==> inputs of job 109 <==
// Sine_wave
module Sine_wave
    #(
        parameter DATA_WIDTH    = 12,
        parameter ANGLE_WIDTH   = 16
    )(
    input                       clk,
    input                       reset,
    input                       ce,
    input  [DATA_WIDTH:0]       ampl,  
    input  [ANGLE_WIDTH-1:0]    step,  
    output [DATA_WIDTH:0]    sin_wave,
    output [DATA_WIDTH:0]    cos_wave   
);
==> flow/config.mk <==
export PLATFORM = sky130hd
export DESIGN_NAME = Sine_wave
export DESIGN_NICKNAME = Sine_wave
export VERILOG_FILES = /design/flow/design.v
export SDC_FILE = /design/flow/constraint.sdc
export NUM_CORES = 4
export LEC_CHECK = 0
export CAP_MARGIN = 20
export CORE_MARGIN = 2
export CORE_UTILIZATION = 70
export CTS_CLUSTER_DIAMETER = 358
export CTS_CLUSTER_SIZE = 32
export HOLD_SLACK_MARGIN = 0.29
export SLEW_MARGIN = 20
==> flow/constraint.sdc <==
create_clock -name core_clock -period 2.34 [get_ports {clk}]
set_input_delay 0.4680 -clock core_clock [delete_from_list [all_inputs] [get_ports {clk}]]
set_output_delay 0.4680 -clock core_clock [all_outputs]
set_load 0.01 [all_outputs]
run.sh (not shown) runs the stock make flow with config.mk's settings and CLKGATE_MAP_FILE=.
==> job 7815 (differences from job 109) <==
--- a/flow/config.mk
+++ b/flow/config.mk
@@ -10,5 +10,3 @@
 export CORE_UTILIZATION = 70
-export CTS_CLUSTER_DIAMETER = 358
-export CTS_CLUSTER_SIZE = 32
-export HOLD_SLACK_MARGIN = 0.29
+export SETUP_SLACK_MARGIN = -0.29
 export SLEW_MARGIN = 20
==> flow/constraint.sdc (replaced) <==
create_clock -name core_clock -period 2.94 [get_ports {clk}]
set_input_delay 0.5880 -clock core_clock [delete_from_list [all_inputs] [get_ports {clk}]]
set_output_delay 0.5880 -clock core_clock [all_outputs]
set_load 0.01 [all_outputs]
==> job 1033 (differences from job 109) <==
==> flow/config.mk (replaced) <==
export PLATFORM = sky130hd
export DESIGN_NAME = Sine_wave
export DESIGN_NICKNAME = Sine_wave
export VERILOG_FILES = /design/flow/design.v
export SDC_FILE = /design/flow/constraint.sdc
export NUM_CORES = 4
export LEC_CHECK = 0
export ABC_AREA = 1
export CAP_MARGIN = 20
export CELL_PAD_IN_SITES_DETAIL_PLACEMENT = 2
export CELL_PAD_IN_SITES_GLOBAL_PLACEMENT = 3
export CORE_ASPECT_RATIO = 0.99
export CORE_MARGIN = 2
export CORE_UTILIZATION = 40
export CTS_CLUSTER_DIAMETER = 179
export GPL_ROUTABILITY_DRIVEN = 0
export GPL_TIMING_DRIVEN = 0
export PLACE_DENSITY_LB_ADDON = 0.16
export SLEW_MARGIN = 30
==> flow/constraint.sdc (replaced) <==
create_clock -name core_clock -period 3.53 [get_ports {clk}]
set_input_delay 0.7060 -clock core_clock [delete_from_list [all_inputs] [get_ports {clk}]]
set_output_delay 0.7060 -clock core_clock [all_outputs]
set_load 0.01 [all_outputs]
==> job 8949 (differences from job 109) <==
--- a/flow/config.mk
+++ b/flow/config.mk
@@ -9,6 +9,3 @@
 export CORE_MARGIN = 2
-export CORE_UTILIZATION = 70
-export CTS_CLUSTER_DIAMETER = 358
-export CTS_CLUSTER_SIZE = 32
-export HOLD_SLACK_MARGIN = 0.29
+export CORE_UTILIZATION = 40
 export SLEW_MARGIN = 20
==> flow/constraint.sdc (replaced) <==
create_clock -name core_clock -period 3.1 [get_ports {clk}]
set_input_delay 0.6200 -clock core_clock [delete_from_list [all_inputs] [get_ports {clk}]]
set_output_delay 0.6200 -clock core_clock [all_outputs]
set_load 0.01 [all_outputs]
==> results <==
item	job 7815	job 1033	job 8949	job 109
Status	did not finish	timing/DRC/antenna clean	failed layout checks	did not finish
Last stage reached	global routing	-	-	clock tree synthesis
Layout check failures	-	-	setup timing	-
Count of non-CTS buffers in the layout	-	183	1204	-
Sum Neg Setup Slack	-	0 ns	-6.679 ns	-
Sequential Area	-	14590 um^2	14660 um^2	-
Worst Setup Slack post-DPL	-1.165 ns	-0.7587 ns	-1.039 ns	-1.363 ns
Portion of synthesized cell area occupied by the leading cell type	28.73%	27.64%	28.73%	28.73%
Final weighted congestion in routability-driven placement	0.9376	-	0.8572	0.9649
# placed instances	7812	9132	8204	8367
Number of cells on the worst hold path	-	2	2	-
Worst Path Required	-	4.12 ns	3.64 ns	-
Clock transition time at the flip-flop clock pins of the worst setup and hold paths	-	0.07 ns	0.06 ns	-
FP Util	71.06%	40.17%	40.24%	71.06%
Source-to-sink clock delay at the later pin of the worst-skew pair	-	0.72 ns	0.68 ns	-
